==> design/flow/run.sh <==
#!/bin/bash
# the make line also repeats each setting of config.mk as NAME=value (left out here)
make -C /OpenROAD-flow-scripts/flow DESIGN_CONFIG=/design/flow/config.mk WORK_HOME=/design/flow/orfs CLKGATE_MAP_FILE= finish
==> design/flow/config.mk <==
export PLATFORM = sky130hd
export DESIGN_NAME = cpu_top_pipeline
export DESIGN_NICKNAME = cpu_top_pipeline
export VERILOG_FILES = /design/flow/design.v
export SDC_FILE = /design/flow/constraint.sdc
export NUM_CORES = 4
export LEC_CHECK = 0
export CAP_MARGIN = 0
export CORE_MARGIN = 2
export CORE_UTILIZATION = 68
export CTS_CLUSTER_DIAMETER = 47
export CTS_CLUSTER_SIZE = 41
export SETUP_SLACK_MARGIN = 0.87
export SLEW_MARGIN = 20
==> design/flow/constraint.sdc <==
create_clock -name core_clock -period 3.01 [get_ports {clk}]
set_input_delay 0.6020 -clock core_clock [delete_from_list [all_inputs] [get_ports {clk}]]
set_output_delay 0.6020 -clock core_clock [all_outputs]
set_load 0.01 [all_outputs]
==> design/flow/design.v <==
`timescale 1ns/1ns
module alu(
    input wire [15:0] a, b,
    input wire [3:0] alu_op,
    output reg [15:0] alu_result,
    output  wire zero
);
    always @(*) begin
    case (alu_op)
        4'b0000: alu_result = a + b;
        4'b0001: alu_result = a - b;
        4'b0010: alu_result = a & b;
        4'b0011 : alu_result = a | b;
        4'b0100: alu_result = a ^ b;
        4'b0101: alu_result = ($signed(a) < $signed(b)) ? 16'd1 : 16'd0;
        default : alu_result = 16'd0;
    endcase
end
    assign zero = (alu_result == 16'd0);
endmodule
module control(
    input wire [3:0] opcode,
    input wire is_nop,
    output reg reg_write,
    output reg alu_src,
    output reg mem_read,
    output reg mem_write,
    output reg mem_to_reg,
    output reg branch,
    output reg branch_ne,
    output reg jump,
    output reg halt,
    output reg [3:0] alu_op
);
    always @(*) begin
        reg_write = 0; alu_src = 0;
        mem_read = 0; mem_write = 0; mem_to_reg = 0;
        branch = 0; branch_ne = 0; jump = 0;
        halt = 0;
        alu_op = 4'b0000;
        if (is_nop) begin
        end else case (opcode)
            4'h0  : begin reg_write=1; alu_op=4'b0000; end
            4'h1  : begin reg_write=1; alu_op=4'b0001; end
            4'h2  : begin reg_write=1; alu_op=4'b0010; end
            4'h3   : begin reg_write=1; alu_op=4'b0011; end
            4'h4  : begin reg_write=1; alu_op=4'b0100; end
            4'h5  : begin reg_write=1; alu_op=4'b0101; end
            4'h6 : begin reg_write=1; alu_src=1; end
            4'h7 : begin reg_write=1; alu_src=1; alu_op=4'b0010; end
            4'h8  : begin reg_write=1; alu_src=1; alu_op=4'b0011; end
            4'h9 : begin reg_write=1; alu_src=1; alu_op=4'b0100; end
            4'hA   : begin reg_write=1; alu_src=1; mem_read=1; mem_to_reg=1; end
            4'hB   : begin alu_src=1; mem_write=1; end
            4'hC  : begin branch=1; alu_op=4'b0001; end
            4'hD  : begin branch_ne=1; alu_op=4'b0001; end
            4'hE : begin jump=1; end
            4'hF : begin halt=1; end
        endcase
    end
endmodule
`timescale 1ns/1ns
module regfile(
    input wire clk,
    input wire rst,
    input wire reg_write,
    input wire [3:0] rs1,
    input wire [3:0] rs2,
    input wire [3:0] rd,
    input wire [15:0] rd_data,
    output wire [15:0] rs1_data,
    output wire [15:0] rs2_data
);
    reg [15:0] regs [0:15];
    integer i;
    always @(posedge clk or posedge rst) begin
        if (rst) begin
            for (i = 0; i < 16; i = i + 1)
                regs[i] <= 16'd0;
        end 
        else if (reg_write && rd != 4'd0) begin
            regs[rd] <= rd_data;
        end
    end
    wire [15:0] rs1_raw = (rs1 == 4'd0) ? 16'd0 : regs[rs1];
    wire [15:0] rs2_raw = (rs2 == 4'd0) ? 16'd0 : regs[rs2];
    assign rs1_data = (reg_write && (rd == rs1) && (rd != 4'd0)) ? rd_data : rs1_raw;
    assign rs2_data = (reg_write && (rd == rs2) && (rd != 4'd0)) ? rd_data : rs2_raw;
endmodule
`timescale 1ns/1ns
module hazard_unit (
    input wire [3:0] ifid_rs1,
    input wire [3:0] ifid_rs2,
    input wire [3:0] idex_rd,
    input wire idex_mem_read,
    output reg pc_write,       
    output reg ifid_write,     
    output reg idex_flush      
);
    always @(*) begin
        pc_write = 1'b1;
        ifid_write = 1'b1;
        idex_flush = 1'b0;
        if (idex_mem_read &&
            (idex_rd != 4'd0) &&
            ((idex_rd == ifid_rs1) || (idex_rd == ifid_rs2))) begin
            pc_write = 1'b0;       
            ifid_write = 1'b0;     
            idex_flush = 1'b1;     
        end
    end
endmodule
`timescale 1ns/1ns
module forwarding_unit (
    input wire [3:0] idex_rs1,
    input wire [3:0] idex_rs2,
    input wire exmem_reg_write,
    input wire exmem_mem_to_reg,
    input wire [3:0] exmem_rd,
    input wire memwb_reg_write,
    input wire [3:0] memwb_rd,
    input wire wb_reg_write,
    input wire [3:0] wb_rd,
    output reg [1:0] forward_a,     
    output reg [1:0] forward_b      
);
    always @(*) begin
        forward_a = 2'b00;
        forward_b = 2'b00;
        if (exmem_reg_write && !exmem_mem_to_reg &&
            exmem_rd != 4'd0 &&
            exmem_rd == idex_rs1) begin
            forward_a = 2'b10;
        end
        else if (memwb_reg_write && memwb_rd != 4'd0 &&
                 !(exmem_reg_write && !exmem_mem_to_reg && exmem_rd == idex_rs1) &&
                 memwb_rd == idex_rs1) begin
            forward_a = 2'b01;
        end
        else if (wb_reg_write && wb_rd != 4'd0 && wb_rd == idex_rs1) begin
            forward_a = 2'b11;
        end
        if (exmem_reg_write && !exmem_mem_to_reg &&
            exmem_rd != 4'd0 &&
            exmem_rd == idex_rs2) begin
            forward_b = 2'b10;
        end
        else if (memwb_reg_write && memwb_rd != 4'd0 &&
                 !(exmem_reg_write && !exmem_mem_to_reg && exmem_rd == idex_rs2) &&
                 memwb_rd == idex_rs2) begin
            forward_b = 2'b01;
        end
        else if (wb_reg_write && wb_rd != 4'd0 && wb_rd == idex_rs2) begin
            forward_b = 2'b11;
        end
    end
endmodule
`timescale 1ns/1ns
module pipe_if_id (
    input wire clk,
    input wire rst,
    input wire stall,            
    input wire flush,            
    input wire [15:0] if_pc,
    input wire [15:0] if_instr,
    output reg [15:0] id_pc,
    output reg [15:0] id_instr
);
    always @(posedge clk or posedge rst) begin
        if (rst) begin
            id_pc <= 16'd0;
            id_instr <= 16'h0000;
        end
        else if (flush) begin
            id_pc <= 16'd0;
            id_instr <= 16'h0000;   
        end 
        else if (!stall) begin
            id_pc <= if_pc;
            id_instr <= if_instr;
        end
    end
endmodule
`timescale 1ns/1ns
module pipe_id_ex (
    input wire clk,
    input wire rst,
    input wire flush,
    input wire [15:0] id_pc,
    input wire [15:0] id_rs1_data,
    input wire [15:0] id_rs2_data,
    input wire [15:0] id_imm,
    input wire [3:0] id_rs1,
    input wire [3:0] id_rs2,
    input wire [3:0] id_rd,
    input wire [3:0] id_alu_op,
    input wire id_reg_write,
    input wire id_alu_src,
    input wire id_mem_read,
    input wire id_mem_write,
    input wire id_mem_to_reg,
    input wire id_branch,
    input wire id_branch_ne,
    output reg [15:0] ex_pc,
    output reg [15:0] ex_rs1_data,
    output reg [15:0] ex_rs2_data,
    output reg [15:0] ex_imm,
    output reg [3:0] ex_rs1,
    output reg [3:0] ex_rs2,
    output reg [3:0] ex_rd,
    output reg [3:0] ex_alu_op,
    output reg ex_reg_write,
    output reg ex_alu_src,
    output reg ex_mem_read,
    output reg ex_mem_write,
    output reg ex_mem_to_reg,
    output reg ex_branch,
    output reg ex_branch_ne
);
    always @(posedge clk or posedge rst) begin
        if (rst) begin
            ex_pc <= 16'd0;
            ex_rs1_data <= 16'd0;
            ex_rs2_data <= 16'd0;
            ex_imm <= 16'd0;
            ex_rs1 <= 4'd0;
            ex_rs2 <= 4'd0;
            ex_rd <= 4'd0;
            ex_alu_op <= 4'd0;
            ex_reg_write <= 1'b0;
            ex_alu_src <= 1'b0;
            ex_mem_read <= 1'b0;
            ex_mem_write <= 1'b0;
            ex_mem_to_reg <= 1'b0;
            ex_branch <= 1'b0;
            ex_branch_ne <= 1'b0;
        end
        else if (flush) begin
            ex_pc <= 16'd0;
            ex_rs1_data <= 16'd0;
            ex_rs2_data <= 16'd0;
            ex_imm <= 16'd0;
            ex_rs1 <= 4'd0;
            ex_rs2 <= 4'd0;
            ex_rd <= 4'd0;
            ex_alu_op <= 4'd0;
            ex_reg_write <= 1'b0;
            ex_alu_src <= 1'b0;
            ex_mem_read <= 1'b0;
            ex_mem_write <= 1'b0;
            ex_mem_to_reg <= 1'b0;
            ex_branch <= 1'b0;
            ex_branch_ne <= 1'b0;
        end
        else begin
            ex_pc <= id_pc;
            ex_rs1_data <= id_rs1_data;
            ex_rs2_data <= id_rs2_data;
            ex_imm <= id_imm;
            ex_rs1 <= id_rs1;
            ex_rs2 <= id_rs2;
            ex_rd <= id_rd;
            ex_alu_op <= id_alu_op;
            ex_reg_write <= id_reg_write;
            ex_alu_src <= id_alu_src;
            ex_mem_read <= id_mem_read;
            ex_mem_write <= id_mem_write;
            ex_mem_to_reg <= id_mem_to_reg;
            ex_branch <= id_branch;
            ex_branch_ne <= id_branch_ne;
        end
    end
endmodule
`timescale 1ns/1ns
module pipe_ex1_ex2 (
    input wire clk,
    input wire rst,
    input wire flush,            
    input wire [15:0] ex1_alu_result,
    input wire [15:0] ex1_rs2_data,
    input wire [15:0] ex1_branch_target,
    input wire [3:0] ex1_rd,
    input wire ex1_zero,
    input wire ex1_reg_write,
    input wire ex1_mem_read,
    input wire ex1_mem_write,
    input wire ex1_mem_to_reg,
    input wire ex1_branch,
    input wire ex1_branch_ne,
    output reg [15:0] ex2_alu_result,
    output reg [15:0] ex2_rs2_data,
    output reg [15:0] ex2_branch_target,
    output reg [3:0] ex2_rd,
    output reg ex2_zero,
    output reg ex2_reg_write,
    output reg ex2_mem_read,
    output reg ex2_mem_write,
    output reg ex2_mem_to_reg,
    output reg ex2_branch,
    output reg ex2_branch_ne
);
    always @(posedge clk or posedge rst) begin
        if (rst) begin
            ex2_alu_result <= 16'd0;
            ex2_rs2_data <= 16'd0;
            ex2_branch_target <= 16'd0;
            ex2_rd <= 4'd0;
            ex2_zero <= 1'b0;
            ex2_reg_write <= 1'b0;
            ex2_mem_read <= 1'b0;
            ex2_mem_write <= 1'b0;
            ex2_mem_to_reg <= 1'b0;
            ex2_branch <= 1'b0;
            ex2_branch_ne <= 1'b0;
        end 
        else if (flush) begin
            ex2_alu_result <= ex1_alu_result;
            ex2_rs2_data <= ex1_rs2_data;
            ex2_branch_target <= ex1_branch_target;
            ex2_rd <= ex1_rd;
            ex2_zero <= ex1_zero;
            ex2_reg_write <= 1'b0;
            ex2_mem_read <= 1'b0;
            ex2_mem_write <= 1'b0;
            ex2_mem_to_reg <= 1'b0;
            ex2_branch <= 1'b0;
            ex2_branch_ne <= 1'b0;
        end
        else begin
            ex2_alu_result <= ex1_alu_result;
            ex2_rs2_data <= ex1_rs2_data;
            ex2_branch_target <= ex1_branch_target;
            ex2_rd <= ex1_rd;
            ex2_zero <= ex1_zero;
            ex2_reg_write <= ex1_reg_write;
            ex2_mem_read <= ex1_mem_read;
            ex2_mem_write <= ex1_mem_write;
            ex2_mem_to_reg <= ex1_mem_to_reg;
            ex2_branch <= ex1_branch;
            ex2_branch_ne <= ex1_branch_ne;
        end
    end
endmodule
`timescale 1ns/1ns
module pipe_ex2_mem (
    input wire clk,
    input wire rst,
    input wire flush_mem,        
    input wire [15:0] ex2_alu_result,
    input wire [15:0] ex2_rs2_data,
    input wire [3:0]  ex2_rd,
    input wire [15:0] ex2_branch_target,
    input wire ex2_zero,
    input wire ex2_reg_write,
    input wire ex2_mem_read,
    input wire ex2_mem_write,
    input wire ex2_mem_to_reg,
    input wire ex2_branch,
    input wire ex2_branch_ne,
    output reg [15:0] mem_alu_result,
    output reg [15:0] mem_rs2_data,
    output reg [3:0]  mem_rd,
    output reg [15:0] mem_branch_target,
    output reg mem_zero,
    output reg mem_reg_write,
    output reg mem_mem_read,
    output reg mem_mem_write,
    output reg mem_mem_to_reg,
    output reg mem_branch,
    output reg mem_branch_ne
);
    always @(posedge clk or posedge rst) begin
        if (rst) begin
            mem_alu_result    <= 16'd0;
            mem_rs2_data      <= 16'd0;
            mem_rd            <= 4'd0;
            mem_branch_target <= 16'd0;
            mem_zero          <= 1'b0;
            mem_reg_write     <= 1'b0;
            mem_mem_read      <= 1'b0;
            mem_mem_write     <= 1'b0;
            mem_mem_to_reg    <= 1'b0;
            mem_branch        <= 1'b0;
            mem_branch_ne     <= 1'b0;
        end 
        else if (flush_mem) begin
            mem_alu_result    <= 16'd0;
            mem_rs2_data      <= 16'd0;
            mem_rd            <= 4'd0;
            mem_branch_target <= 16'd0;
            mem_zero          <= 1'b0;
            mem_reg_write     <= 1'b0;
            mem_mem_read      <= 1'b0;
            mem_mem_write     <= 1'b0;
            mem_mem_to_reg    <= 1'b0;
            mem_branch        <= 1'b0;
            mem_branch_ne     <= 1'b0;
        end 
        else begin
            mem_alu_result    <= ex2_alu_result;
            mem_rs2_data      <= ex2_rs2_data;
            mem_rd            <= ex2_rd;
            mem_branch_target <= ex2_branch_target;
            mem_zero          <= ex2_zero;
            mem_reg_write     <= ex2_reg_write;
            mem_mem_read      <= ex2_mem_read;
            mem_mem_write     <= ex2_mem_write;
            mem_mem_to_reg    <= ex2_mem_to_reg;
            mem_branch        <= ex2_branch;
            mem_branch_ne     <= ex2_branch_ne;
        end
    end
endmodule
`timescale 1ns/1ns
module pipe_mem_wb(
    input wire clk,
    input wire rst,
    input wire flush,           
    input wire mem_to_reg_in,
    input wire reg_write_in,
    input wire [15:0] alu_result_in,
    input wire [15:0] mem_data_in,
    input wire [3:0] rd_in,
    output reg mem_to_reg,
    output reg reg_write,
    output reg [15:0] alu_result,
    output reg [15:0] mem_data,
    output reg [3:0] rd
);
    always @(posedge clk or posedge rst) begin
        if (rst) begin
            mem_to_reg <= 1'b0;
            reg_write  <= 1'b0;
            alu_result <= 16'd0;
            mem_data   <= 16'd0;
            rd         <= 4'd0;
        end
        else if (flush) begin
            mem_to_reg <= 1'b0;
            reg_write  <= 1'b0;
            alu_result <= 16'd0;
            mem_data   <= 16'd0;
            rd         <= 4'd0;
        end
        else begin
            mem_to_reg <= mem_to_reg_in;
            reg_write  <= reg_write_in;
            alu_result <= alu_result_in;
            mem_data   <= mem_data_in;
            rd         <= rd_in;
        end
    end
endmodule
`timescale 1ns/1ns
module if_stage(
    input wire clk,
    input wire rst,
    input wire stall_if,           
    input wire flush_if,           
    input wire halt,               
    input wire branch_taken,       
    input wire [15:0] branch_target,   
    input wire jump_taken,         
    input wire [15:0] jump_target,     
    output wire [7:0] imem_addr,
    input wire [15:0] imem_data,
    output reg [15:0] if_pc,       
    output wire [15:0] if_instr    
);
    assign imem_addr = if_pc[7:0];
    assign if_instr = imem_data;
    always @(posedge clk or posedge rst) begin
        if (rst) begin
            if_pc <= 16'd0;
        end
        else if (branch_taken) begin
            if_pc <= branch_target;
        end
        else if (!stall_if && !halt) begin
            if (jump_taken) begin
                if_pc <= jump_target;
            end
            else begin
                if_pc <= if_pc + 16'd1;
            end
        end
    end
endmodule
`timescale 1ns/1ns
module cpu_top_pipeline (
    input wire clk,
    input wire rst,
    output wire [7:0]  imem_addr,
    input  wire [15:0] imem_data,
    output wire [7:0]  dmem_addr,
    output wire [15:0] dmem_wdata,
    output wire        dmem_we,
    input  wire [15:0] dmem_rdata,
    output wire        halted
);
    wire [15:0] if_pc, if_instr;
    wire if_stall, if_flush;
    wire [15:0] id_pc, id_instr;
    wire [3:0] id_opcode, id_rd, id_rs1, id_rs2;
    wire [15:0] id_rs1_data, id_rs2_data, id_imm;
    wire id_reg_write, id_alu_src, id_mem_read, id_mem_write, id_mem_to_reg;
    wire id_branch, id_branch_ne, id_jump;
    wire [3:0] id_alu_op;
    wire id_halt, id_pc_write;
    wire [15:0] ex1_pc, ex1_rs1_data, ex1_rs2_data, ex1_imm;
    wire [3:0] ex1_rd, ex1_rs1, ex1_rs2, ex1_alu_op;
    wire ex1_reg_write, ex1_alu_src, ex1_mem_read, ex1_mem_write, ex1_mem_to_reg;
    wire ex1_branch, ex1_branch_ne;
    wire [15:0] ex1_alu_result, ex1_branch_target;
    wire ex1_zero;
    wire [1:0] forward_a, forward_b;
    wire [15:0] ex1_rs1_fwd, ex1_rs2_fwd;
    wire [15:0] ex2_alu_result, ex2_rs2_data, ex2_branch_target;
    wire [3:0] ex2_rd;
    wire ex2_reg_write, ex2_mem_read, ex2_mem_write, ex2_mem_to_reg;
    wire ex2_branch, ex2_branch_ne, ex2_zero;
    wire [15:0] mem_alu_result, mem_rs2_data, mem_read_data, mem_branch_target;
    wire [3:0] mem_rd;
    wire mem_reg_write, mem_mem_read, mem_mem_write, mem_mem_to_reg;
    wire mem_branch, mem_branch_ne, mem_zero;
    wire [15:0] wb_alu_result, wb_mem_data, wb_write_data;
    wire [3:0] wb_rd;
    wire wb_reg_write, wb_mem_to_reg;
    wire stall_signal, flush_signal;
    wire branch_taken, jump_taken;
    wire [15:0] jump_target;
    wire ifid_write_en;
    reg fetch_stop;
    reg halt_ex1, halt_ex2, halt_mem, halt_wb;
    wire id_halt_go;
    assign halted = halt_wb;
    always @(posedge clk or posedge rst) begin
        if (rst) begin
            fetch_stop <= 1'b0;
            halt_ex1 <= 1'b0;
            halt_ex2 <= 1'b0;
            halt_mem <= 1'b0;
            halt_wb <= 1'b0;
        end
        else begin
            if (branch_taken)
                fetch_stop <= 1'b0;
            else if (id_halt_go)
                fetch_stop <= 1'b1;
            halt_ex1 <= id_halt_go;
            halt_ex2 <= halt_ex1 && !branch_taken;
            halt_mem <= halt_ex2;
            halt_wb <= halt_wb || halt_mem;
        end
    end
    hazard_unit u_hazard (
        .ifid_rs1(id_rs1),
        .ifid_rs2(id_rs2),
        .idex_rd(ex1_rd),
        .idex_mem_read(ex1_mem_read),
        .pc_write(id_pc_write),
        .ifid_write(ifid_write_en),
        .idex_flush(flush_signal)
    );
    assign stall_signal = ~ifid_write_en;
    assign jump_taken = id_jump && !stall_signal && !branch_taken && !fetch_stop;
    assign id_halt_go = id_halt && !stall_signal && !branch_taken && !fetch_stop;
    assign jump_target = {{4{id_instr[11]}}, id_instr[11:0]};   
    assign branch_taken = (ex2_branch && ex2_zero) || (ex2_branch_ne && !ex2_zero);
    assign if_flush = branch_taken || jump_taken || id_halt_go || fetch_stop;
    if_stage u_if (
        .clk(clk),
        .rst(rst),
        .stall_if(stall_signal),
        .flush_if(if_flush),
        .halt(fetch_stop || id_halt_go),
        .branch_taken(branch_taken),
        .branch_target(ex2_branch_target),
        .jump_taken(jump_taken),
        .jump_target(jump_target),
        .imem_addr(imem_addr),
        .imem_data(imem_data),
        .if_pc(if_pc),
        .if_instr(if_instr)
    );
    pipe_if_id u_if_id (
        .clk(clk),
        .rst(rst),
        .stall(stall_signal),
        .flush(if_flush),
        .if_pc(if_pc),
        .if_instr(if_instr),
        .id_pc(id_pc),
        .id_instr(id_instr)
    );
    assign id_opcode = id_instr[15:12];
    assign id_rd = id_instr[11:8];
    assign id_rs1 = id_instr[7:4];
    assign id_rs2 = id_instr[3:0];
    assign id_imm = {{12{id_instr[3]}}, id_instr[3:0]};   
    control u_ctrl (
        .opcode(id_opcode),
        .is_nop(id_instr == 16'h0000),
        .reg_write(id_reg_write),
        .alu_src(id_alu_src),
        .mem_read(id_mem_read),
        .mem_write(id_mem_write),
        .mem_to_reg(id_mem_to_reg),
        .branch(id_branch),
        .branch_ne(id_branch_ne),
        .jump(id_jump),
        .alu_op(id_alu_op),
        .halt(id_halt)
    );
    regfile u_rf (
        .clk(clk),
        .rst(rst),
        .reg_write(wb_reg_write),
        .rs1(id_rs1),
        .rs2(id_rs2),
        .rd(wb_rd),
        .rd_data(wb_write_data),
        .rs1_data(id_rs1_data),
        .rs2_data(id_rs2_data)
    );
    pipe_id_ex u_id_ex (
        .clk(clk),
        .rst(rst),
        .flush(flush_signal || if_flush),
        .id_pc(id_pc),
        .id_rs1(id_rs1),
        .id_rs2(id_rs2),
        .id_rd(id_rd),
        .id_rs1_data(id_rs1_data),
        .id_rs2_data(id_rs2_data),
        .id_imm(id_imm),
        .id_alu_op(id_alu_op),
        .id_reg_write(id_reg_write),
        .id_alu_src(id_alu_src),
        .id_mem_read(id_mem_read),
        .id_mem_write(id_mem_write),
        .id_mem_to_reg(id_mem_to_reg),
        .id_branch(id_branch),
        .id_branch_ne(id_branch_ne),
        .ex_pc(ex1_pc),
        .ex_rs1(ex1_rs1),
        .ex_rs2(ex1_rs2),
        .ex_rd(ex1_rd),
        .ex_rs1_data(ex1_rs1_data),
        .ex_rs2_data(ex1_rs2_data),
        .ex_imm(ex1_imm),
        .ex_alu_op(ex1_alu_op),
        .ex_reg_write(ex1_reg_write),
        .ex_alu_src(ex1_alu_src),
        .ex_mem_read(ex1_mem_read),
        .ex_mem_write(ex1_mem_write),
        .ex_mem_to_reg(ex1_mem_to_reg),
        .ex_branch(ex1_branch),
        .ex_branch_ne(ex1_branch_ne)
    );
    forwarding_unit u_fwd (
        .idex_rs1(ex1_rs1),
        .idex_rs2(ex1_rs2),
        .exmem_reg_write(ex2_reg_write),
        .exmem_mem_to_reg(ex2_mem_to_reg),
        .exmem_rd(ex2_rd),
        .memwb_reg_write(mem_reg_write),
        .memwb_rd(mem_rd),
        .wb_reg_write(wb_reg_write),
        .wb_rd(wb_rd),
        .forward_a(forward_a),
        .forward_b(forward_b)
    );
    wire [15:0] mem_fwd_data = mem_mem_to_reg ? mem_read_data : mem_alu_result;
    assign ex1_rs1_fwd = (forward_a == 2'b10) ? ex2_alu_result :
                         (forward_a == 2'b01) ? mem_fwd_data : 
                         (forward_a == 2'b11) ? wb_write_data :
                         ex1_rs1_data;
    assign ex1_rs2_fwd = (forward_b == 2'b10) ? ex2_alu_result :
                         (forward_b == 2'b01) ? mem_fwd_data : 
                         (forward_b == 2'b11) ? wb_write_data :
                         ex1_rs2_data;
    wire [15:0] alu_input_b = ex1_alu_src ? ex1_imm : ex1_rs2_fwd;
    alu u_alu (
        .a(ex1_rs1_fwd),
        .b(alu_input_b),
        .alu_op(ex1_alu_op),
        .alu_result(ex1_alu_result),
        .zero(ex1_zero)
    );
    assign ex1_branch_target = ex1_pc + ex1_imm;
    pipe_ex1_ex2 u_ex1_ex2 (
        .clk(clk),
        .rst(rst),
        .flush(branch_taken),
        .ex1_alu_result(ex1_alu_result),
        .ex1_rs2_data(ex1_rs2_fwd),
        .ex1_rd(ex1_rd),
        .ex1_branch_target(ex1_branch_target),
        .ex1_zero(ex1_zero),
        .ex1_reg_write(ex1_reg_write),
        .ex1_mem_read(ex1_mem_read),
        .ex1_mem_write(ex1_mem_write),
        .ex1_mem_to_reg(ex1_mem_to_reg),
        .ex1_branch(ex1_branch),
        .ex1_branch_ne(ex1_branch_ne),
        .ex2_alu_result(ex2_alu_result),
        .ex2_rs2_data(ex2_rs2_data),
        .ex2_rd(ex2_rd),
        .ex2_branch_target(ex2_branch_target),
        .ex2_zero(ex2_zero),
        .ex2_reg_write(ex2_reg_write),
        .ex2_mem_read(ex2_mem_read),
        .ex2_mem_write(ex2_mem_write),
        .ex2_mem_to_reg(ex2_mem_to_reg),
        .ex2_branch(ex2_branch),
        .ex2_branch_ne(ex2_branch_ne)
    );
    pipe_ex2_mem u_ex2_mem (
        .clk(clk),
        .rst(rst),
        .flush_mem(1'b0),
        .ex2_alu_result(ex2_alu_result),
        .ex2_rs2_data(ex2_rs2_data),
        .ex2_rd(ex2_rd),
        .ex2_branch_target(ex2_branch_target),
        .ex2_reg_write(ex2_reg_write),
        .ex2_mem_read(ex2_mem_read),
        .ex2_mem_write(ex2_mem_write),
        .ex2_mem_to_reg(ex2_mem_to_reg),
        .ex2_branch(ex2_branch),
        .ex2_branch_ne(ex2_branch_ne),
        .ex2_zero(ex2_zero),
        .mem_alu_result(mem_alu_result),
        .mem_rs2_data(mem_rs2_data),
        .mem_rd(mem_rd),
        .mem_branch_target(mem_branch_target),
        .mem_reg_write(mem_reg_write),
        .mem_mem_read(mem_mem_read),
        .mem_mem_write(mem_mem_write),
        .mem_mem_to_reg(mem_mem_to_reg),
        .mem_branch(mem_branch),
        .mem_branch_ne(mem_branch_ne),
        .mem_zero(mem_zero)
    );
    assign dmem_addr = mem_alu_result[7:0];
    assign dmem_wdata = mem_rs2_data;
    assign dmem_we = mem_mem_write;
    assign mem_read_data = dmem_rdata;
    pipe_mem_wb u_mem_wb (
        .clk(clk),
        .rst(rst),
        .flush(1'b0),
        .mem_to_reg_in(mem_mem_to_reg),
        .reg_write_in(mem_reg_write),
        .alu_result_in(mem_alu_result),
        .mem_data_in(mem_read_data),
        .rd_in(mem_rd),
        .mem_to_reg(wb_mem_to_reg),
        .reg_write(wb_reg_write),
        .alu_result(wb_alu_result),
        .mem_data(wb_mem_data),
        .rd(wb_rd)
    );
    assign wb_write_data = wb_mem_to_reg ? wb_mem_data : wb_alu_result;
endmodule
==> reports/metrics.cfg, run 1 <==
[synthesis]
yosys_cells = 2503
syn-num-nets = 2597
yosys.area.top_type = dfrtp_1
netlist.area_leader.share = 0.495
synth_area_sq_um = 23500
ys.flop_type = dfrtp_1
synth_xor_xnor_area_share = 0.0205
synth_flops = 465
synth.distinct_cells = 85
synthMuxAreaShare = 0.0212
async_flop_share = 1.00
aoi_share = 0.234
ys.warnings.count = 13
fa_ha_area_frac = 0.0329
top_cells_by_count = 465 x dfrtp_1, 361 x nor2_1, 294 x a21oi_1, 167 x clkbuf_1, 157 x o21ai_0
ys_area_sq_um = 23500
ys_seq_frac = 0.495
edf_count = 0
synth_cells = 2503
synthSimpleGateAreaFrac = 0.146
synth.logic.top_family = AND-OR/OR-AND gates
avgSynthCellArea_sq_um = 9.39
synth.most_common_cell = dfrtp_1
topCellsByArea = dfrtp_1 50%, a21oi_1 6.3%, nor2_1 5.8%, a22oi_1 4.0%, o21ai_0 3.3%

[placed_design]
pre_cts_slack_ns = -1.82
dp_hpwl_microns = 55400
dp.cells = 3175
port_buffers = 67
place_area_sq_um = 27000
place.gp.congestion = 0.997

[clock_network]
htree_levels = 2
clock-root-buffer = clkbuf_16
cts_buffer_depth = 3
numCtsBuffers = 42
numClockSinks = 465

[die]
fp.dieH_microns = 190
coreArea_sq_um = 34300
io_pins = 68
rows = 68
fp_util = 0.686
die_width_microns = 190
die-area_sq_um = 36100

[grt]
grt_usage = 0.799
globalRoute.totalOverflow = 73

[run_status]
lastStage = global routing
status = aborted with a tool error
stop_error = [ERROR GRT-0232] Routing congestion too high. Check the congestion heatmap in the GUI.

-- timing repair --
item,in CTS
setup buffers,66
endpoints found under the setup margin,139
gates cloned,15
hold endpoints to repair,0
pin swaps,89
resized,377
hold buffers,0
-- layer usage --
metal	overflow	track usage
met1	4	0.806
met2	29	0.947
met3	3	0.672
met4	36	0.775
met5	1	0.342
-- per-stage QoR --
stage	utilization	TNS [ns]
3_5_place_dp	0.787	-18.23
4_1_cts	0.894	-16.56
2_1_floorplan	-	-1817.82
3_3_place_gp	0.787	-15.87
==> run 2, diff against run 1 <==
CAP_MARGIN = 20   (was 0)
CORE_UTILIZATION = 70   (was 68)
CTS_CLUSTER_DIAMETER = default   (was 47)
CTS_CLUSTER_SIZE = default   (was 41)
SETUP_SLACK_MARGIN = default   (was 0.87)
clock period = 4.61 ns   (was 3.01 ns; I/O delays follow)
==> run 2 against run 1 <==
  * The layout now fails its checks (setup timing)
  * Die size fell by 2.8%
  * Synthesized cell count did not move
  * Area after synthesis did not move
==> reports/metrics.cfg, run 2 <==
[die]
coreArea_sq_um = 33300  ; was 34,300 sq um
die-area_sq_um = 35100  ; was 36,100 sq um
rows = 67  ; was 68
io_pins = 68  ; unchanged
fp_util = 0.706  ; was 0.686
die_width_microns = 187  ; was 190 microns
fp.dieH_microns = 187  ; was 190 microns

[placed_design]
dp_hpwl_microns = 52700  ; was 55,400 microns
place_area_sq_um = 25900  ; was 27,000 sq um
pre_cts_slack_ns = -0.740  ; was -1.82 ns
place.gp.congestion = 0.999  ; was 0.997
port_buffers = 67  ; unchanged

[worst_setup_path]
regToRegSetupSlack_ns = -0.35
reg2reg_depth = 18
cp-start-kind = flip-flop
path_class = reg2reg
critPathBufInv = 1
critical-path-max-stage-delay_ns = 0.57
cp-end-kind = flip-flop
cp_data_required_time_ns = 5.11
crit_slowest_cell = or4_4
cpLargestDelayFamily = simple AND/OR/NAND/NOR gates
worstPathCellList = buf_4, xnor2_2, nand4_1, nor3_4, a211o_1, a31oi_2, mux2_4, ha_2, fa_2, xor2_1, a21oi_1, o32a_1, o21ai_0, or3_1, or4_4, a2111oi_4, nand4b_1, nor4b_2
cp-endpoint = u_ex1_ex2.ex2_zero
worstPathMaxFanout = 5
worstPathArrival_ns = 5.45
critical_path_cell_count = 18
r2r_end = u_ex1_ex2.ex2_zero
crit_start = u_id_ex.ex_rs2[0]
r2r_start = u_id_ex.ex_rs2[0]

[synthesis]
yosys_cells = 2503  ; unchanged
synth.logic.top_family = AND-OR/OR-AND gates  ; unchanged
topCellsByArea = dfrtp_1 50%, a21oi_1 6.3%, nor2_1 5.8%, a22oi_1 4.0%, o21ai_0 3.3%  ; unchanged
synth.distinct_cells = 85  ; unchanged
synth_cells = 2503  ; unchanged
ys_area_sq_um = 23500  ; unchanged
ys.warnings.count = 13  ; unchanged
aoi_share = 0.234  ; unchanged
synthSimpleGateAreaFrac = 0.146  ; unchanged
netlist.area_leader.share = 0.495  ; unchanged
synthMuxAreaShare = 0.0212  ; unchanged
yosys.area.top_type = dfrtp_1  ; unchanged
synth_area_sq_um = 23500  ; unchanged
synth_xor_xnor_area_share = 0.0205  ; unchanged
async_flop_share = 1.00  ; unchanged
syn-num-nets = 2597  ; unchanged
top_cells_by_count = 465 x dfrtp_1, 361 x nor2_1, 294 x a21oi_1, 167 x clkbuf_1, 157 x o21ai_0  ; unchanged
ys_seq_frac = 0.495  ; unchanged
fa_ha_area_frac = 0.0329  ; unchanged
avgSynthCellArea_sq_um = 9.39  ; unchanged
synth_flops = 465  ; unchanged
edf_count = 0  ; unchanged
ys.flop_type = dfrtp_1  ; unchanged
synth.most_common_cell = dfrtp_1  ; unchanged

[clock_network]
path_clk_slew_ns = 0.07
cts_tree = built
cts_buffer_depth = 3  ; unchanged
htree_levels = 2  ; unchanged
numClockSinks = 465  ; unchanged
clk_latency_ns = 0.60
holdBufCountCts = 0  ; unchanged
numCtsBuffers = 46  ; was 42
clock-root-buffer = clkbuf_16  ; unchanged

[hold_path]
hold_depth = 0
hold_class = reg2reg
min-delay-start = u_ex1_ex2.ex2_rs2_data[2]
min_to = u_ex2_mem.mem_rs2_data[2]

[job]
cap_viol_max_count = 0
tool_warnings = 69

[grt]
grt_pass1_wl_microns = 134000
antenna_found_initial = 2
grt_max_degree = 118
globalRoute.totalOverflow = 0
grt_pass1_vias = 23617
grt_usage = 0.500

[timing]
finalSetupTns_ns = -0.385
rsz0062_at_grt = true
relSlewSlack = 0.150
setup_violations = 2
fmax_ghz = 0.202
min_period_over_period = 1.08
setup_ws_ns = -0.346
finClkSkew_ns = 0.0239
timing.final.max_slew_violations = 0
fin_crit_ns = 4.96
hold_viol = 0
worst_pin_slew_ns = 1.27

[detailed_routing]
wl_met2_microns = 37900
dr_total_vias = 23174
routed.top_layer = met5
totalWireLength_microns = 87700
antennaDiodeCount = 0
wl_met1_microns = 29200
drtAntennaViolNets = 0
drt_iter0_drc = 4230
route.detailed.drc = 0
firstDrtPassIters = 13
via_per_inst = 7.36
avgRoutedWirePerCell_microns = 27.9
dr_wl_met3_microns = 13200

[finish]
area_delta_synth_final_pct = 18.0
finalInstanceArea_sq_um = 27700
layout.nets = 2765

[run_status]
check.faults = setup timing
status = complete, but fails checks  ; was aborted with a tool error

[run 2: routing by layer]
layer  track usage  vias to the layer above
li1              -                     9333
met1         0.608                    10867
met2         0.743                     2204
met3         0.210                      765
met4         0.311                        5
met5       0.00687                        -
[run 2: per-stage QoR]
step,instances,util,hold WS [ns]
3_5_place_dp,3060,0.779,0.335
5_1_grt,3148,0.834,0.355
3_3_place_gp,3060,0.779,0.332
4_1_cts,3143,0.830,0.348
6_report,3148,0.834,0.348
2_1_floorplan,2503,-,0.331
[run 2: area by class of cell]
type	count	area [sq um]
Sequential cell	465	11600
Multi-Input combinational cell	1764	11100
Fill cell	1861	5530
Timing Repair Buffer	323	2700
Clock buffer	66	1360
Tap cell	448	561
Inverter	71	270
Clock inverter	11	115
[run 2: repair_timing]
| action | in CTS | in global routing |
|---|---|---|
| setup buffers | 6 | 2 |
| pin swaps | 16 | 11 |
| cloned | 0 | 0 |
| setup endpoints to repair | 6 | 11 |
| resized | 46 | 19 |
==> run 3, diff against run 2 <==
ABC_AREA = 1   (was default)
CORE_UTILIZATION = 72   (was 70)
CTS_CLUSTER_SIZE = 37   (was default)
HOLD_SLACK_MARGIN = 0.29   (was default)
PLACE_DENSITY = 0.75   (was default)
SETUP_SLACK_MARGIN = 0.8   (was default)
clock period = 3.03 ns   (was 4.61 ns; I/O delays follow)
==> run 3 against run 2 <==
  * The run now fails in global routing
  * Area after synthesis up 7.0%
  * Synthesized cell count up 32%
  * Die size up 4.0%
==> reports/metrics.cfg, run 3 <==
[run_status]
status = aborted with a tool error  ; was complete, but fails checks
stop_error = [ERROR GRT-0116] Global routing finished with congestion. Check the congestion regions in the DRC Viewer.
lastStage = global routing

[clock_network]
cts_buffer_depth = 3  ; unchanged
htree_levels = 2  ; unchanged
clock-root-buffer = clkbuf_16  ; unchanged
numClockSinks = 465  ; unchanged
numCtsBuffers = 48  ; was 46

[synthesis]
aoi_share = 0.150  ; was 0.234
edf_count = 0  ; unchanged
ys_area_sq_um = 25200  ; was 23,500 sq um
ys_seq_frac = 0.462  ; was 0.495
synth.distinct_cells = 53  ; was 85
fa_ha_area_frac = 0.0307  ; was 0.0329
synth_flops = 465  ; unchanged
syn-num-nets = 3395  ; was 2,597
topCellsByArea = dfrtp_1 46%, nand2_1 12%, o21ai_0 6.9%, inv_1 6.4%, nor2_1 4.8%  ; was dfrtp_1 50%, a21oi_1 6.3%, nor2_1 5.8%, a22oi_1 4.0%, o21ai_0 3.3%
netlist.area_leader.share = 0.462  ; was 0.495
synth.most_common_cell = nand2_1  ; was dfrtp_1
synth.logic.top_family = simple AND/OR/NAND/NOR gates  ; was AND-OR/OR-AND gates
ys.warnings.count = 13  ; unchanged
yosys_cells = 3301  ; was 2,503
synth_cells = 3301  ; was 2,503
top_cells_by_count = 813 x nand2_1, 465 x dfrtp_1, 431 x inv_1, 346 x o21ai_0, 323 x nor2_1  ; was 465 x dfrtp_1, 361 x nor2_1, 294 x a21oi_1, 167 x clkbuf_1, 157 x o21ai_0
synthMuxAreaShare = 0.00572  ; was 0.0212
synth_xor_xnor_area_share = 0.0132  ; was 0.0205
synthSimpleGateAreaFrac = 0.234  ; was 0.146
ys.flop_type = dfrtp_1  ; unchanged
yosys.area.top_type = dfrtp_1  ; unchanged
async_flop_share = 1.00  ; unchanged
avgSynthCellArea_sq_um = 7.62  ; was 9.39 sq um
synth_area_sq_um = 25200  ; was 23,500 sq um

[die]
fp.dieH_microns = 191  ; was 187 microns
die_width_microns = 191  ; was 187 microns
coreArea_sq_um = 34500  ; was 33,300 sq um
rows = 68  ; was 67
io_pins = 68  ; unchanged
die-area_sq_um = 36500  ; was 35,100 sq um
fp_util = 0.730  ; was 0.706

[placed_design]
port_buffers = 67  ; unchanged
place.gp.congestion = 1.13  ; was 0.999
dp.cells = 3990  ; was 3,060
dp_hpwl_microns = 65800  ; was 52,700 microns

[grt]
grt_usage = 0.736
globalRoute.totalOverflow = 15

[run 3: routing by layer]
layer,GRT overflow,track usage
met1,0,0.752
met2,5,0.905
met3,5,0.585
met4,5,0.684
met5,0,0.268
[run 3: what timing repair did]
item / 4_1_cts
cloned: 4
setup buffers: 49
pin swaps: 69
setup endpoints to repair: 72
hold buffers: 0
resized: 228
[run 3: per-stage QoR]
step                      cell area [sq um]  hold WS (ns)  setup WS [ns]
after floorplan                       25400         0.331          -3.87
after CTS                             31400         0.354         -0.553
after global placement                28400         0.333         -0.665
after detailed placement              28400         0.336         -0.750
==> run 4, diff against run 3 <==
ABC_AREA = 0   (was 1)
CAP_MARGIN = 0   (was 20)
CORE_ASPECT_RATIO = 1.65   (was default)
CORE_UTILIZATION = 27   (was 72)
CTS_CLUSTER_SIZE = 59   (was 37)
GPL_ROUTABILITY_DRIVEN = 1   (was default)
GPL_TIMING_DRIVEN = 0   (was default)
HOLD_SLACK_MARGIN = 0.25   (was 0.29)
MAX_ROUTING_LAYER = met5   (was default)
PLACE_DENSITY = default   (was 0.75)
PLACE_DENSITY_LB_ADDON = 0.21   (was default)
SETUP_SLACK_MARGIN = default   (was 0.8)
SLEW_MARGIN = 0   (was 20)
clock period = 5.2 ns   (was 3.03 ns; I/O delays follow)
==> run 4 against run 3 <==
  * Now fails the layout checks on capacitance limit, slew limit, setup timing
  * Die size up 150%
  * Synthesized cell count shrank 24%
  * Area after synthesis fell by 6.6%
==> reports/metrics.cfg, run 4 <==
[run_status]
status = complete, but fails checks  ; was aborted with a tool error
check.faults = capacitance limit, slew limit, setup timing

[detailed_routing]
avgRoutedWirePerCell_microns = 31.7
via_per_inst = 5.73
firstDrtPassIters = 7
drt_iter0_drc = 2109
totalWireLength_microns = 122000
route.detailed.drc = 0
wl_met2_microns = 61300
routed.top_layer = met5
dr_total_vias = 22005
drtAntennaViolNets = 0
dr_wl_met3_microns = 7460
wl_met1_microns = 41100

[timing]
fmax_ghz = 0.184
min_period_over_period = 1.05
rsz0062_at_grt = true
setup_violations = 1
timing.final.max_slew_violations = 8
finalSetupTns_ns = -0.240
finClkSkew_ns = 0.0406
fin_crit_ns = 5.44
relSlewSlack = -0.104
hold_viol = 0
worst_pin_slew_ns = 1.65
setup_ws_ns = -0.240

[grt]
globalRoute.totalOverflow = 0
grt_pass1_wl_microns = 171000
antenna_found_initial = 3
grt_pass1_vias = 22584
grt_max_degree = 45
grt_usage = 0.271

[synthesis]
fa_ha_area_frac = 0.0329  ; was 0.0307
async_flop_share = 1.00  ; unchanged
netlist.area_leader.share = 0.495  ; was 0.462
synth_flops = 465  ; unchanged
ys_area_sq_um = 23500  ; was 25,200 sq um
ys.warnings.count = 13  ; unchanged
ys_seq_frac = 0.495  ; was 0.462
synth.logic.top_family = AND-OR/OR-AND gates  ; was simple AND/OR/NAND/NOR gates
synthSimpleGateAreaFrac = 0.146  ; was 0.234
yosys_cells = 2503  ; was 3,301
synth.most_common_cell = dfrtp_1  ; was nand2_1
topCellsByArea = dfrtp_1 50%, a21oi_1 6.3%, nor2_1 5.8%, a22oi_1 4.0%, o21ai_0 3.3%  ; was dfrtp_1 46%, nand2_1 12%, o21ai_0 6.9%, inv_1 6.4%, nor2_1 4.8%
ys.flop_type = dfrtp_1  ; unchanged
synth_area_sq_um = 23500  ; was 25,200 sq um
edf_count = 0  ; unchanged
top_cells_by_count = 465 x dfrtp_1, 361 x nor2_1, 294 x a21oi_1, 167 x clkbuf_1, 157 x o21ai_0  ; was 813 x nand2_1, 465 x dfrtp_1, 431 x inv_1, 346 x o21ai_0, 323 x nor2_1
syn-num-nets = 2597  ; was 3,395
synth_cells = 2503  ; was 3,301
yosys.area.top_type = dfrtp_1  ; unchanged
synth_xor_xnor_area_share = 0.0205  ; was 0.0132
synthMuxAreaShare = 0.0212  ; was 0.00572
avgSynthCellArea_sq_um = 9.39  ; was 7.62 sq um
aoi_share = 0.234  ; was 0.150
synth.distinct_cells = 85  ; was 53

[clock_network]
numClockSinks = 465  ; unchanged
htree_levels = 2  ; unchanged
holdBufCountCts = 0  ; unchanged
cts_buffer_depth = 3  ; unchanged
cts_tree = built
numCtsBuffers = 50  ; was 48
clock-root-buffer = clkbuf_16  ; unchanged
clk_latency_ns = 0.64
path_clk_slew_ns = 0.07

[die]
die-area_sq_um = 89500  ; was 36,500 sq um
die_width_microns = 234  ; was 191 microns
io_pins = 68  ; unchanged
fp.dieH_microns = 383  ; was 191 microns
rows = 139  ; was 68
coreArea_sq_um = 86600  ; was 34,500 sq um
fp_util = 0.271  ; was 0.730

[placed_design]
dp_hpwl_microns = 88000  ; was 65,800 microns
port_buffers = 67  ; unchanged
dp.cells = 3723  ; was 3,990
place.gp.congestion = 0.942  ; was 1.13

[worst_setup_path]
cpLargestDelayFamily = simple AND/OR/NAND/NOR gates
cp-end-kind = flip-flop
reg2reg_depth = 19
r2r_end = u_ex1_ex2.ex2_zero
path_class = reg2reg
crit_start = u_id_ex.ex_imm[14]
critical-path-max-stage-delay_ns = 0.58
worstPathCellList = clkbuf_8, buf_4, xnor2_1, nand4_1, nor3_4, clkbuf_8, a211o_1, a31oi_4, mux2_2, fa_2, nor2_4, o311ai_0, o211ai_1, nand3b_1, or3_4, or4_4, a2111oi_4, nand4b_1, nor4b_4
cp_data_required_time_ns = 5.66
critical_path_cell_count = 19
regToRegSetupSlack_ns = -0.24
cp-endpoint = u_ex1_ex2.ex2_zero
critPathBufInv = 3
worstPathMaxFanout = 7
crit_slowest_cell = or4_4
cp-start-kind = flip-flop
cpMostUsedCell = clkbuf_8
r2r_start = u_id_ex.ex_imm[14]
worstPathArrival_ns = 5.90

[hold_path]
min-delay-start = u_ex1_ex2.ex2_rs2_data[13]
min_to = u_ex2_mem.mem_rs2_data[13]
hold_class = reg2reg
hold_depth = 0

[finish]
fin_util = 0.331
layoutNonFillerInstCount = 3838
layout.nets = 2761
area_delta_synth_final_pct = 21.8
n_fill_cell = 9019

[job]
cap_viol_max_count = 1
tool_warnings = 62

[run 4: cell type report]
class / count / area, sq um / share of cell area
antenna: 1 / 2.50 / 0.0000874
buffer: 197 / 1000 / 0.0349
clock buffer: 63 / 1390 / 0.0486
clock inverter: 31 / 387 / 0.0135
inverter: 71 / 270 / 0.00944
multi-input combinational: 1764 / 11300 / 0.393
sequential: 465 / 11600 / 0.407
tap: 1128 / 1410 / 0.0493
timing repair buffer: 118 / 1260 / 0.0440
[run 4: repair_timing]
item	4_1_cts	5_1_grt
setup endpoints to repair	13	3
resized	158	11
pin swaps	26	6
gates cloned	1	0
setup buffers	23	2
[run 4: stage by stage]
stage          area (sq um)  setup slack (ns)  hold WS, ns
2_1_floorplan         23500             -2.13        0.331
3_3_place_gp          25600             -5.55        0.342
3_5_place_dp          26100             -2.46        0.337
4_1_cts               28600            -0.115        0.347
5_1_grt               28600            -0.352        0.362
6_report              28600            -0.240        0.347
[run 4: metal layers]
layer | vias to the layer above | track usage
met1 | 11137 | 0.285
met5 | - | 0
met3 | 418 | 0.0415
met2 | 1102 | 0.477
li1 | 9346 | -
met4 | 2 | 0.216
==> run 5, diff against run 4 <==
ABC_AREA = 1   (was 0)
CAP_MARGIN = 20   (was 0)
CORE_ASPECT_RATIO = default   (was 1.65)
CORE_UTILIZATION = 72   (was 27)
CTS_CLUSTER_SIZE = default   (was 59)
GPL_ROUTABILITY_DRIVEN = default   (was 1)
GPL_TIMING_DRIVEN = default   (was 0)
HOLD_SLACK_MARGIN = default   (was 0.25)
MAX_ROUTING_LAYER = default   (was met5)
PLACE_DENSITY = 0.75   (was default)
PLACE_DENSITY_LB_ADDON = default   (was 0.21)
SETUP_SLACK_MARGIN = 0.8   (was default)
SLEW_MARGIN = 20   (was 0)
clock period = 4.4 ns   (was 5.2 ns; I/O delays follow)
==> run 5 against run 4 <==
  * Fails layout checks on setup timing
  * Area after synthesis increased by 7.0%
  * Register-to-register slack improved by 0.08 ns
  * Synthesized cell count grew 32%
==> reports/metrics.cfg, run 5 <==
[run_status]
status = complete, but fails checks  ; unchanged
check.faults = setup timing    ; was capacitance limit, slew limit, setup timing

[placed_design]
place_area_sq_um = 26200  ; was 26,100 sq um
dp_hpwl_microns = 58500  ; was 88,000 microns
place.gp.congestion = 1.02  ; was 0.942
port_buffers = 67  ; unchanged
dp.cells = 3730  ; was 3,723
pre_cts_slack_ns = 0.200  ; was -2.46 ns

[finish]
layoutNonFillerInstCount = 3871  ; was 3,838
n_fill_cell = 1800  ; was 9,019
layout.nets = 3478  ; was 2,761
finalInstanceArea_sq_um = 29200  ; was 28,600 sq um
area_delta_synth_final_pct = 15.9  ; was 21.8%

[synthesis]
yosys.area.top_type = dfrtp_1  ; unchanged
edf_count = 0  ; unchanged
avgSynthCellArea_sq_um = 7.62  ; was 9.39 sq um
syn-num-nets = 3395  ; was 2,597
synth_flops = 465  ; unchanged
synthSimpleGateAreaFrac = 0.234  ; was 0.146
synth_xor_xnor_area_share = 0.0132  ; was 0.0205
ys.warnings.count = 13  ; unchanged
ys.flop_type = dfrtp_1  ; unchanged
yosys_cells = 3301  ; was 2,503
ys_seq_frac = 0.462  ; was 0.495
top_cells_by_count = 813 x nand2_1, 465 x dfrtp_1, 431 x inv_1, 346 x o21ai_0, 323 x nor2_1  ; was 465 x dfrtp_1, 361 x nor2_1, 294 x a21oi_1, 167 x clkbuf_1, 157 x o21ai_0
synth.distinct_cells = 53  ; was 85
synth_cells = 3301  ; was 2,503
aoi_share = 0.150  ; was 0.234
synth_area_sq_um = 25200  ; was 23,500 sq um
ys_area_sq_um = 25200  ; was 23,500 sq um
async_flop_share = 1.00  ; unchanged
topCellsByArea = dfrtp_1 46%, nand2_1 12%, o21ai_0 6.9%, inv_1 6.4%, nor2_1 4.8%  ; was dfrtp_1 50%, a21oi_1 6.3%, nor2_1 5.8%, a22oi_1 4.0%, o21ai_0 3.3%
netlist.area_leader.share = 0.462  ; was 0.495
synth.most_common_cell = nand2_1  ; was dfrtp_1
synth.logic.top_family = simple AND/OR/NAND/NOR gates  ; was AND-OR/OR-AND gates
synthMuxAreaShare = 0.00572  ; was 0.0212
fa_ha_area_frac = 0.0307  ; was 0.0329

[worst_setup_path]
worstPathMaxFanout = 24  ; was 7
worstPathCellList = buf_4, o21ai_1, inv_1, nand4_1, nand3_1, nand3_1, nand3_1, nand2_1, inv_1, ha_4, inv_1, a21oi_2, nand2_1, a21oi_1, nand3_1, nand3_1, nand3_2, nor2_1, nand3_1, nor2_1  ; was clkbuf_8, buf_4, xnor2_1, nand4_1, nor3_4, clkbuf_8, a211o_1, a31oi_4, mux2_2, fa_2, nor2_4, o311ai_0, o211ai_1, nand3b_1, or3_4, or4_4, a2111oi_4, nand4b_1, nor4b_4
crit_slowest_cell = o21ai_1  ; was or4_4
critical_path_cell_count = 20  ; was 19
r2r_end = u_ex1_ex2.ex2_zero  ; unchanged
cp-endpoint = u_ex1_ex2.ex2_zero  ; unchanged
reg2reg_depth = 20  ; was 19
cpLargestDelayFamily = simple AND/OR/NAND/NOR gates  ; unchanged
critical-path-max-stage-delay_ns = 0.85  ; was 0.58 ns
r2r_start = u_mem_wb.mem_to_reg  ; was u_id_ex.ex_imm[14]
cp_data_required_time_ns = 4.98  ; was 5.66 ns
worstPathArrival_ns = 5.14  ; was 5.90 ns
crit_start = u_mem_wb.mem_to_reg  ; was u_id_ex.ex_imm[14]
regToRegSetupSlack_ns = -0.16  ; was -0.24 ns
cp-start-kind = flip-flop  ; unchanged
path_class = reg2reg  ; unchanged
cp-end-kind = flip-flop  ; unchanged
critPathBufInv = 4  ; was 3
cpMostUsedCell = nand3_1  ; was clkbuf_8

[clock_network]
numClockSinks = 465  ; unchanged
clock-root-buffer = clkbuf_16  ; unchanged
path_clk_slew_ns = 0.07  ; about the same
cts_buffer_depth = 3  ; unchanged
holdBufCountCts = 0  ; unchanged
numCtsBuffers = 47  ; was 50
htree_levels = 2  ; unchanged
clk_latency_ns = 0.65  ; was 0.64 ns
cts_tree = built  ; unchanged

[timing]
setup_ws_ns = -0.163  ; was -0.240 ns
rsz0062_at_grt = true  ; unchanged
finClkSkew_ns = 0.0533  ; was 0.0406 ns
fin_crit_ns = 4.56  ; was 5.44 ns
hold_viol = 0  ; unchanged
timing.final.max_slew_violations = 0  ; was 8
relSlewSlack = 0.0791  ; was -0.104
finalSetupTns_ns = -0.185  ; was -0.240 ns
fmax_ghz = 0.219  ; was 0.184 GHz
worst_pin_slew_ns = 1.37  ; was 1.65 ns
setup_violations = 2  ; was 1
min_period_over_period = 1.04  ; was 1.05

[detailed_routing]
avgRoutedWirePerCell_microns = 27.8  ; was 31.7 microns
route.detailed.drc = 0  ; unchanged
totalWireLength_microns = 107000  ; was 122,000 microns
dr_total_vias = 27887  ; was 22,005
firstDrtPassIters = 22  ; was 7
via_per_inst = 7.20  ; was 5.73
drtAntennaViolNets = 0  ; unchanged
drt_iter0_drc = 6096  ; was 2,109

[die]
coreArea_sq_um = 34500  ; was 86,600 sq um
fp.dieH_microns = 191  ; was 383 microns
rows = 68  ; was 139
die-area_sq_um = 36500  ; was 89,500 sq um
io_pins = 68  ; unchanged
die_width_microns = 191  ; was 234 microns
fp_util = 0.730  ; was 0.271

[job]
cap_viol_max_count = 0  ; was 1
tool_warnings = 66  ; was 62

[hold_path]
hold_class = reg2reg  ; unchanged
hold_depth = 0  ; unchanged
min-delay-start = u_ex1_ex2.ex2_rs2_data[0]  ; was u_ex1_ex2.ex2_rs2_data[13]
min_to = u_ex2_mem.mem_rs2_data[0]  ; was u_ex2_mem.mem_rs2_data[13]

[grt]
grt_max_degree = 101  ; was 45
grt_usage = 0.533  ; was 0.271
grt_pass1_wl_microns = 146000  ; was 171,000 microns
grt_pass1_vias = 25629  ; was 22,584
antenna_found_initial = 2  ; was 3
globalRoute.totalOverflow = 0  ; unchanged

[run 5: area by class of cell]
class                           count  area, sq um  area share
Timing Repair inverter              2         13.8    0.000472
Clock inverter                      8         90.1     0.00309
Clock buffer                       72         1430      0.0491
Sequential cell                   465        11700       0.400
Multi-Input combinational cell   2202        11700       0.402
Inverter                          467         1790      0.0615
Tap cell                          455          569      0.0195
Antenna cell                        1         2.50   0.0000858
Timing Repair Buffer              199         1870      0.0642
[run 5: metal layers]
layer  wire (microns)  global-route usage  share of wire
met1            32400               0.639           0.30
met3            20000               0.222           0.19
met4            13000               0.403           0.12
met5              327                   0         0.0030
met2            41600               0.766           0.39
[run 5: what timing repair did]
item                                    in CTS  in global routing
gates cloned                                 2                  2
buffers inserted                            23                 32
endpoints found under the setup margin      11                 17
pin swaps                                   26                 64
resized                                    104                155
[run 5: metrics by stage]
stage / hold WS (ns) / util
3_5_place_dp: 0.335 / 0.760
2_1_floorplan: 0.331 / -
3_3_place_gp: 0.334 / 0.760
6_report: 0.351 / 0.846
5_1_grt: 0.355 / 0.846
4_1_cts: 0.348 / 0.821
==> run 6, diff against run 5 <==
CAP_MARGIN = 0   (was 20)
CORE_ASPECT_RATIO = 1.05   (was default)
CORE_UTILIZATION = 71   (was 72)
CTS_CLUSTER_SIZE = 42   (was default)
GPL_ROUTABILITY_DRIVEN = 1   (was default)
MAX_ROUTING_LAYER = met5   (was default)
PLACE_DENSITY = default   (was 0.75)
PLACE_DENSITY_LB_ADDON = 0.27   (was default)
SETUP_SLACK_MARGIN = 0.96   (was 0.8)
SLEW_MARGIN = 0   (was 20)
clock period = 3.4 ns   (was 4.4 ns; I/O delays follow)
==> run 6 against run 5 <==
  * The run now fails in global routing
  * Synthesized cell count unchanged
  * Die size up 1.4%
  * Area after synthesis unchanged
==> reports/metrics.cfg, run 6 <==
[run_status]
status = aborted with a tool error  ; was complete, but fails checks
lastStage = global routing
stop_error = [ERROR GRT-0232] Routing congestion too high. Check the congestion heatmap in the GUI.

[synthesis]
ys.warnings.count = 13  ; unchanged
synth_area_sq_um = 25200  ; unchanged
top_cells_by_count = 813 x nand2_1, 465 x dfrtp_1, 431 x inv_1, 346 x o21ai_0, 323 x nor2_1  ; unchanged
syn-num-nets = 3395  ; unchanged
netlist.area_leader.share = 0.462  ; unchanged
ys_seq_frac = 0.462  ; unchanged
synth_xor_xnor_area_share = 0.0132  ; unchanged
topCellsByArea = dfrtp_1 46%, nand2_1 12%, o21ai_0 6.9%, inv_1 6.4%, nor2_1 4.8%  ; unchanged
synth_cells = 3301  ; unchanged
async_flop_share = 1.00  ; unchanged
synth.distinct_cells = 53  ; unchanged
synth_flops = 465  ; unchanged
ys_area_sq_um = 25200  ; unchanged
edf_count = 0  ; unchanged
yosys_cells = 3301  ; unchanged
ys.flop_type = dfrtp_1  ; unchanged
synthMuxAreaShare = 0.00572  ; unchanged
yosys.area.top_type = dfrtp_1  ; unchanged
avgSynthCellArea_sq_um = 7.62  ; unchanged
synthSimpleGateAreaFrac = 0.234  ; unchanged
synth.most_common_cell = nand2_1  ; unchanged
fa_ha_area_frac = 0.0307  ; unchanged
aoi_share = 0.150  ; unchanged
synth.logic.top_family = simple AND/OR/NAND/NOR gates  ; unchanged

[placed_design]
pre_cts_slack_ns = -0.505  ; was 0.200 ns
port_buffers = 67  ; unchanged
dp_hpwl_microns = 62400  ; was 58,500 microns
place.gp.congestion = 1.10  ; was 1.02

[clock_network]
clock-root-buffer = clkbuf_16  ; unchanged
htree_levels = 2  ; unchanged
holdBufCountCts = 0  ; unchanged
cts_buffer_depth = 3  ; unchanged
numClockSinks = 465  ; unchanged
numCtsBuffers = 47  ; unchanged

[die]
fp_util = 0.722  ; was 0.730
die_width_microns = 188  ; was 191 microns
die-area_sq_um = 37000  ; was 36,500 sq um
fp.dieH_microns = 197  ; was 191 microns
io_pins = 68  ; unchanged
rows = 70  ; was 68
coreArea_sq_um = 34900  ; was 34,500 sq um

[grt]
grt_usage = 0.758
globalRoute.totalOverflow = 12

## run 6: through the flow
step	std cells	hold WS (ns)	area [sq um]
floorplan	3301	0.331	25400
CTS	4050	0.352	30200
global placement	3940	0.333	27900
detailed placement	3940	0.338	27900
## run 6: metal layers
layer,track usage,GRT overflow
met3,0.615,3
met1,0.770,0
met2,0.924,2
met5,0.207,1
met4,0.729,6
## run 6: timing repair
item	in CTS
setup endpoints to repair	46
setup buffers	24
gates cloned	1
resized	152
pin swaps	37
==> run 7, diff against run 6 <==
ABC_AREA = default   (was 1)
CAP_MARGIN = 20   (was 0)
CORE_ASPECT_RATIO = default   (was 1.05)
CORE_UTILIZATION = 72   (was 71)
CTS_CLUSTER_SIZE = default   (was 42)
GPL_ROUTABILITY_DRIVEN = default   (was 1)
MAX_ROUTING_LAYER = default   (was met5)
PLACE_DENSITY = 0.75   (was default)
PLACE_DENSITY_LB_ADDON = default   (was 0.27)
SETUP_SLACK_MARGIN = 0.97   (was 0.96)
SLEW_MARGIN = 20   (was 0)
clock period = 5.11 ns   (was 3.4 ns; I/O delays follow)
==> run 7 against run 6 <==
  * The layout now fails its checks (setup timing)
  * Synthesized cell count is 24% lower
  * Die size is 7.7% lower
  * Area after synthesis shrank 6.6%
==> reports/metrics.cfg, run 7 <==
[run_status]
status = complete, but fails checks  ; was aborted with a tool error
check.faults = setup timing

[worst_setup_path]
path_class = reg2reg
critPathBufInv = 2
cpMostUsedCell = a211oi_1
worstPathMaxFanout = 11
cpLargestDelayFamily = simple AND/OR/NAND/NOR gates
critical_path_cell_count = 19
crit_slowest_cell = or4_4
regToRegSetupSlack_ns = -0.11
reg2reg_depth = 19
cp_data_required_time_ns = 5.62
r2r_start = u_mem_wb.rd[1]
cp-endpoint = u_ex1_ex2.ex2_zero
worstPathCellList = buf_4, xnor2_1, nand4_1, nor2_4, buf_6, nor2_1, a211oi_1, a211oi_1, nor2_2, ha_2, xor2_1, a21oi_1, o32a_1, o21ai_0, or3_1, or4_4, a2111oi_4, nand4b_1, nor4b_2
crit_start = u_mem_wb.rd[1]
critical-path-max-stage-delay_ns = 0.56
r2r_end = u_ex1_ex2.ex2_zero
cp-end-kind = flip-flop
cp-start-kind = flip-flop
worstPathArrival_ns = 5.73

[synthesis]
synth.distinct_cells = 85  ; was 53
synth.logic.top_family = AND-OR/OR-AND gates  ; was simple AND/OR/NAND/NOR gates
syn-num-nets = 2597  ; was 3,395
topCellsByArea = dfrtp_1 50%, a21oi_1 6.3%, nor2_1 5.8%, a22oi_1 4.0%, o21ai_0 3.3%  ; was dfrtp_1 46%, nand2_1 12%, o21ai_0 6.9%, inv_1 6.4%, nor2_1 4.8%
aoi_share = 0.234  ; was 0.150
synthMuxAreaShare = 0.0212  ; was 0.00572
ys_area_sq_um = 23500  ; was 25,200 sq um
avgSynthCellArea_sq_um = 9.39  ; was 7.62 sq um
edf_count = 0  ; unchanged
synth_flops = 465  ; unchanged
netlist.area_leader.share = 0.495  ; was 0.462
ys.flop_type = dfrtp_1  ; unchanged
async_flop_share = 1.00  ; unchanged
yosys.area.top_type = dfrtp_1  ; unchanged
fa_ha_area_frac = 0.0329  ; was 0.0307
synth.most_common_cell = dfrtp_1  ; was nand2_1
yosys_cells = 2503  ; was 3,301
top_cells_by_count = 465 x dfrtp_1, 361 x nor2_1, 294 x a21oi_1, 167 x clkbuf_1, 157 x o21ai_0  ; was 813 x nand2_1, 465 x dfrtp_1, 431 x inv_1, 346 x o21ai_0, 323 x nor2_1
synth_cells = 2503  ; was 3,301
synth_area_sq_um = 23500  ; was 25,200 sq um
synthSimpleGateAreaFrac = 0.146  ; was 0.234
synth_xor_xnor_area_share = 0.0205  ; was 0.0132
ys.warnings.count = 13  ; unchanged
ys_seq_frac = 0.495  ; was 0.462

[placed_design]
dp_hpwl_microns = 49200  ; was 62,400 microns
port_buffers = 67  ; unchanged
place.gp.congestion = 0.987  ; was 1.10
pre_cts_slack_ns = -0.233  ; was -0.505 ns

[hold_path]
min-delay-start = u_ex1_ex2.ex2_rs2_data[3]
hold_class = reg2reg
min_to = u_ex2_mem.mem_rs2_data[3]
hold_depth = 0

[grt]
grt_max_degree = 140
grt_pass1_vias = 22191
globalRoute.totalOverflow = 0
antenna_found_initial = 1
grt_usage = 0.491
grt_pass1_wl_microns = 126000

[timing]
finClkSkew_ns = 0.0201
setup_violations = 1
fin_crit_ns = 5.22
worst_pin_slew_ns = 1.39
hold-worst-slack_ns = 0.340
min_period_over_period = 1.02
setup_ws_ns = -0.111
rsz0062_at_grt = true
fmax_ghz = 0.192
timing.final.max_slew_violations = 0
relSlewSlack = 0.0718
finalSetupTns_ns = -0.111
hold_viol = 0

[job]
tool_warnings = 69
cap_viol_max_count = 0

[clock_network]
numCtsBuffers = 46  ; was 47
clk_latency_ns = 0.61
path_clk_slew_ns = 0.08
cts_tree = built
cts_buffer_depth = 3  ; unchanged
htree_levels = 2  ; unchanged
numClockSinks = 465  ; unchanged
holdBufCountCts = 0  ; unchanged
clock-root-buffer = clkbuf_16  ; unchanged

[detailed_routing]
firstDrtPassIters = 10
drt_iter0_drc = 4368
route.detailed.drc = 0
antennaDiodeCount = 0
avgRoutedWirePerCell_microns = 28.0
dr_total_vias = 22555
totalWireLength_microns = 85300
via_per_inst = 7.40
drtAntennaViolNets = 0

[die]
io_pins = 68  ; unchanged
die_width_microns = 185  ; was 188 microns
coreArea_sq_um = 32400  ; was 34,900 sq um
fp_util = 0.726  ; was 0.722
rows = 66  ; was 70
fp.dieH_microns = 185  ; was 197 microns
die-area_sq_um = 34100  ; was 37,000 sq um

[finish]
layout.nets = 2664
area_delta_synth_final_pct = 17.7

[run 7: cell type report]
class / instances / area [sq um]
fillers: 1706 / 4700
clock buffers: 71 / 1430
flip-flops and latches: 465 / 11600
multi-input cells: 1764 / 11600
inverters: 71 / 270
repair buffers: 222 / 1980
clock inverters: 15 / 230
well taps: 442 / 553
[run 7: metrics by stage]
stage          cells  area, sq um  utilization
3_5_place_dp    2923        25000        0.772
2_1_floorplan   2503        23600            -
5_1_grt         3050        27700        0.855
6_report        3050        27700        0.855
3_3_place_gp    2923        25000        0.772
4_1_cts         3021        27000        0.835
[run 7: metal layers]
layer  vias up  wire, microns  global-route usage
met5         -              0             0.00593
met4         0           6910               0.282
met3       665          13300               0.198
met2      2126          36300               0.720
met1     10634          28800               0.620
li1       9130              -                   -
[run 7: timing repair]
action | 4_1_cts | 5_1_grt
buffers inserted | 12 | 24
endpoints found under the setup margin | 11 | 12
gates cloned | 0 | 1
pin swaps | 20 | 31
resized | 73 | 98
